## yarrow
// pwm_hw
module pwm_hw(
input clk,      			 
input reset,  			     
input red,                   
input green,                 
input blue,                  
output [19:0] Red_High_HW,   
output [19:0] Red_Low_HW,    
output [19:0] Green_High_HW, 
output [19:0] Green_Low_HW,  
output [19:0] Blue_High_HW,  
output [19:0] Blue_Low_HW    
             );
Size in the first run: roughly 700 cells after synthesis, ~180 flip-flops, roughly 7300 um2 of cells after synthesis.
clock: 2.07 ns
lec_check: 0
cap_margin: 30
cell_pad_in_sites_detail_placement: 2
core_margin: 2
core_utilization: 46
cts_cluster_size: 34
gpl_routability_driven: 0
max_routing_layer: met5
place_density: 0.6
slew_margin: 20
run.sh (not shown) runs the stock make flow with config.mk's settings and CLKGATE_MAP_FILE=.
As the logs show, yarrow stopped at clock tree synthesis after a tool error, so it never reached the end of the flow.
The following lists how onyx was set up differently from yarrow:
- a deleted CTS_CLUSTER_SIZE that had been 34
- a deleted GPL_ROUTABILITY_DRIVEN that had been 0
- a change of CAP_MARGIN from 30 to 20
- a deleted MAX_ROUTING_LAYER that had been met5
- a change of CORE_UTILIZATION from 46 to 64
- a deleted CELL_PAD_IN_SITES_DETAIL_PLACEMENT that had been 2
- a change of the clock period (ns, I/O delays scaled along) from 2.07 to 1.55
==> comparison <==
- Compared with yarrow, in onyx placed instance count decreased by 1.9% relative to the old numbers, area of the die shrank by about 27%, sum of net half-perimeters after detailed placement went down.
- Synthesized cell count of onyx is on par with yarrow.
- The layout from onyx, despite a flow that completed every stage, fails the layout checks, with the failing checks listed as setup timing.
- Seen in the log of yarrow: DPL-0033 during clock tree synthesis, after which the run never completed.
- Measured against each other, onyx and yarrow differ in starting density of the core, the higher figure coming from onyx.
For willow, these inputs were changed with respect to onyx:
- SETUP_SLACK_MARGIN now 0.32, previously not set
- the clock period (ns, I/O delays scaled along) now 1.04, was 1.55
Results
willow failed in clock tree synthesis with DPL-0038. Re share of synthesized registers carrying an async set or reset: no difference whatsoever between onyx and willow. Setup slack at placement: willow < onyx. Compared willow vs onyx, and final weighted congestion of routability-driven global placement is up in willow. Diff onyx..willow | post-synthesis instance area | unchanged. Number of enable-type register cells in the synthesized netlist across onyx and willow: no real change. Diff willow..onyx | post-synth area from yosys stat | unchanged.
[inputs] xenon vs willow
- setting CTS_CLUSTER_SIZE to 21 for the first time
- changing CORE_UTILIZATION from 64 to 72
- setting HOLD_SLACK_MARGIN to -0.09 for the first time
- removing SETUP_SLACK_MARGIN (formerly 0.32)
- changing the clock period (ns, I/O delays scaled along) from 1.04 to 1.55
Findings:
Status: xenon FAILED at clock tree synthesis (tool error)
The placer congestion estimate in xenon sits 8.0% below the value recorded for willow.
| placement row count | xenon vs willow | 5.3% lower |
Placed standard-cell area of xenon falls short of that of willow by more than 10%.
Note that the die area recorded for xenon amounts to 0.893 times the value seen in willow.
Compare xenon and willow | core utilization at floorplan higher: xenon
Comparing xenon against willow, there is no change at all in synthesized cell count.
Taking willow as 1.0, xenon lands at 0.924 on post-placement cell count.
Going from willow to xenon, HPWL reported at the end of detailed placement lost about 2.5%, height of the die decreased by about 5.5% relative to the old numbers, placeable core area fell about 10%, post-placement worst setup slack shows an increase of 0.49 ns.

v57:
The RTL this note starts from:
==> flow/design.v <==
module pwm_hw(
input clk,      			 
input reset,  			     
input red,                   
input green,                 
input blue,                  
output [19:0] Red_High_HW,   
output [19:0] Red_Low_HW,    
output [19:0] Green_High_HW, 
output [19:0] Green_Low_HW,  
output [19:0] Blue_High_HW,  
output [19:0] Blue_Low_HW    
             );
HW_PWM Red(.clk(clk),.reset(reset),.Colour_input(red),.High_Count(Red_High_HW),.Low_Count(Red_Low_HW));           
HW_PWM Green(.clk(clk),.reset(reset),.Colour_input(green),.High_Count(Green_High_HW), .Low_Count(Green_Low_HW));  
HW_PWM Blue(.clk(clk),.reset(reset),.Colour_input(blue),.High_Count(Blue_High_HW), .Low_Count(Blue_Low_HW));      
endmodule
module HW_PWM(
input clk,                     
input reset,                   
input Colour_input,            
output reg [19:0] High_Count,  
output reg [19:0] Low_Count    
            );
reg PrevPwm;                   
reg [19:0]Count;               
always@(posedge clk)
begin
if (!reset)                    
    begin
	Count<=20'b0;
	High_Count<=20'b0;
	Low_Count<=20'b0;          
	PrevPwm<=1'b0;
	end
else if(Colour_input==1)       
   begin
	if(PrevPwm!=Colour_input)  
		begin
 		Low_Count<=Count;      
		PrevPwm<=1'b1;         
		Count<=20'b0;          
		end
	else
		begin                  
		Count<=Count+1'b1;     
		end
  end
else if(Colour_input==0)       
	begin
	if(PrevPwm!=Colour_input)  
		begin
		High_Count<=Count;     
		PrevPwm<=Colour_input; 
		Count<=20'b0;          
		end
else
     begin                     
     Count<=Count+1'b1;        
     end     
end
end			
endmodule			
clock: 1.53 ns
lec_check: 0
abc_area: 1
cap_margin: 20
cell_pad_in_sites_detail_placement: 2
core_aspect_ratio: 0.57
core_margin: 6
core_utilization: 20
cts_cluster_size: 32
gpl_routability_driven: 0
hold_slack_margin: 0.27
max_routing_layer: met5
min_routing_layer: met1
place_density_lb_addon: 0.01
slew_margin: 0
tns_end_percent: 85
Here is what was changed in the inputs of v30 compared with v57.
# v57
export LEC_CHECK = 0
export ABC_AREA = 1
export CAP_MARGIN = 20
export CELL_PAD_IN_SITES_DETAIL_PLACEMENT = 2
export CORE_ASPECT_RATIO = 0.57
export CORE_MARGIN = 6
export CORE_UTILIZATION = 20
export CTS_CLUSTER_SIZE = 32
export GPL_ROUTABILITY_DRIVEN = 0
export HOLD_SLACK_MARGIN = 0.27
export MAX_ROUTING_LAYER = met5
export MIN_ROUTING_LAYER = met1
export PLACE_DENSITY_LB_ADDON = 0.01
export SLEW_MARGIN = 0
export TNS_END_PERCENT = 85
create_clock -name core_clock -period 1.53 [get_ports {clk}]
# v30
export LEC_CHECK = 0
export CAP_MARGIN = 20
export CORE_MARGIN = 2
export CORE_UTILIZATION = 40
export PLACE_DENSITY = 0.6
export SLEW_MARGIN = 20
create_clock -name core_clock -period 2.0 [get_ports {clk}]
In v30, combinational cell fraction of total power is lower than in v57.
Total power of the final layout: v30 < v57
As far as share of flip-flops with an asynchronous set or reset after synthesis goes, v57 and v30 are indistinguishable; the numbers are identical.
Synthesized area in v30 vs v57: up 160 sq um
[inputs] v33 vs v30
# v30
export LEC_CHECK = 0
export CAP_MARGIN = 20
export CORE_MARGIN = 2
export CORE_UTILIZATION = 40
export PLACE_DENSITY = 0.6
export SLEW_MARGIN = 20
create_clock -name core_clock -period 2.0 [get_ports {clk}]
# v33
export LEC_CHECK = 0
export CAP_MARGIN = 5
export CORE_ASPECT_RATIO = 0.51
export CORE_MARGIN = 9
export CORE_UTILIZATION = 38
export CTS_CLUSTER_SIZE = 22
export GPL_TIMING_DRIVEN = 0
export HOLD_SLACK_MARGIN = -0.06
export MAX_ROUTING_LAYER = met4
export PLACE_DENSITY_LB_ADDON = 0.0
export SETUP_SLACK_MARGIN = 0.07
export SLEW_MARGIN = 20
export TNS_END_PERCENT = 75
create_clock -name core_clock -period 2.0 [get_ports {clk}]
==> results <==
- Changes observed in v33 relative to v30: global routing usage on met1 went down by 1.5 points, cell resize tally after clock tree synthesis higher, setup slack on the worst flop-to-flop path now smaller, total track usage dropped 1.5 points.
- Run comparison: v30 end of the critical path Red.Count[15]; v33 end of the critical path Red.Count[19]

Setup of alpha:
// pwm_hw: RTL as listed in full above, without the edits since
export LEC_CHECK = 0
export CAP_MARGIN = 20
export CORE_MARGIN = 2
export CORE_UTILIZATION = 61
export CTS_CLUSTER_DIAMETER = 395
export CTS_CLUSTER_SIZE = 100
export PLACE_DENSITY = 0.86
export SETUP_SLACK_MARGIN = -0.2
export SLEW_MARGIN = 20
export TNS_END_PERCENT = 5
create_clock -name core_clock -period 2.0 [get_ports {clk}]
### alpha -> beta
# alpha
export LEC_CHECK = 0
export CAP_MARGIN = 20
export CORE_MARGIN = 2
export CORE_UTILIZATION = 61
export CTS_CLUSTER_DIAMETER = 395
export CTS_CLUSTER_SIZE = 100
export PLACE_DENSITY = 0.86
export SETUP_SLACK_MARGIN = -0.2
export SLEW_MARGIN = 20
export TNS_END_PERCENT = 5
create_clock -name core_clock -period 2.0 [get_ports {clk}]
# beta
export LEC_CHECK = 0
export CAP_MARGIN = 20
export CELL_PAD_IN_SITES_GLOBAL_PLACEMENT = 1
export CORE_MARGIN = 2
export CORE_UTILIZATION = 65
export CTS_CLUSTER_DIAMETER = 340
export CTS_CLUSTER_SIZE = 100
export HOLD_SLACK_MARGIN = -0.05
export SETUP_SLACK_MARGIN = 0.31
export SLEW_MARGIN = 20
export TNS_END_PERCENT = 20
create_clock -name core_clock -period 2.0 [get_ports {clk}]
==> comparison <==
- beta is listed as incomplete: the tool reported an error in global placement (3_3_place_gp) and the run ended there.
- Delta (beta minus alpha): async set-or-reset flop fraction in the synthesized netlist stayed essentially flat; y dimension of the die decreased 3.4 um.
- Sort beta and alpha by horizontal extent of the die, ascending, and beta comes first.
- On total die size: beta sits below alpha.
The following lists how gamma was set up differently from beta:
# beta
export LEC_CHECK = 0
export CAP_MARGIN = 20
export CELL_PAD_IN_SITES_GLOBAL_PLACEMENT = 1
export CORE_MARGIN = 2
export CORE_UTILIZATION = 65
export CTS_CLUSTER_DIAMETER = 340
export CTS_CLUSTER_SIZE = 100
export HOLD_SLACK_MARGIN = -0.05
export SETUP_SLACK_MARGIN = 0.31
export SLEW_MARGIN = 20
export TNS_END_PERCENT = 20
create_clock -name core_clock -period 2.0 [get_ports {clk}]
# gamma
export LEC_CHECK = 0
export CAP_MARGIN = 20
export CORE_MARGIN = 2
export CORE_UTILIZATION = 40
export CTS_CLUSTER_DIAMETER = 395
export CTS_CLUSTER_SIZE = 100
export PLACE_DENSITY = 0.6
export SETUP_SLACK_MARGIN = 0.35
export SLEW_MARGIN = 20
create_clock -name core_clock -period 2.0 [get_ports {clk}]
Going from beta to gamma, the core area was found to have gone up by 64%. Re sequential fraction of the synthesis area: no difference whatsoever between gamma and beta. gamma was carried through to the last stage, and its layout satisfied the timing, DRC and antenna checks. Summary — horizontal die dimension, gamma relative to beta: higher, by 29 um. On height of the chip, the higher figure sits with gamma, not beta. From beta to gamma, net count after synthesis did not move at all. Core utilization at floorplan: gamma < beta. Area fraction in and, or, nand and nor cells after synthesis: gamma vs beta, no meaningful difference. Taking beta as the reference, in gamma die area went up 0.0072 mm^2; floorplan row count went up 11.
Changes in delta relative to gamma:
# gamma
export LEC_CHECK = 0
export CAP_MARGIN = 20
export CORE_MARGIN = 2
export CORE_UTILIZATION = 40
export CTS_CLUSTER_DIAMETER = 395
export CTS_CLUSTER_SIZE = 100
export PLACE_DENSITY = 0.6
export SETUP_SLACK_MARGIN = 0.35
export SLEW_MARGIN = 20
create_clock -name core_clock -period 2.0 [get_ports {clk}]
# delta
export LEC_CHECK = 0
export CAP_MARGIN = 20
export CORE_MARGIN = 2
export CORE_UTILIZATION = 40
export PLACE_DENSITY = 0.6
export SLEW_MARGIN = 20
create_clock -name core_clock -period 1.79 [get_ports {clk}]
[summary]
Diff gamma -> delta: final cell count grew by 18; filler cell count shrank by about 3.5%.
delta: setup slack is 0.31 ns lower than what gamma reported.
Of gamma and delta, the lower share of total power in sequential cells belongs to delta.
gamma ended up with Red.Count[17] as its end point of the critical path; delta ended up with Blue_High_HW[6].
Power is estimated from default activity; no workload was simulated.
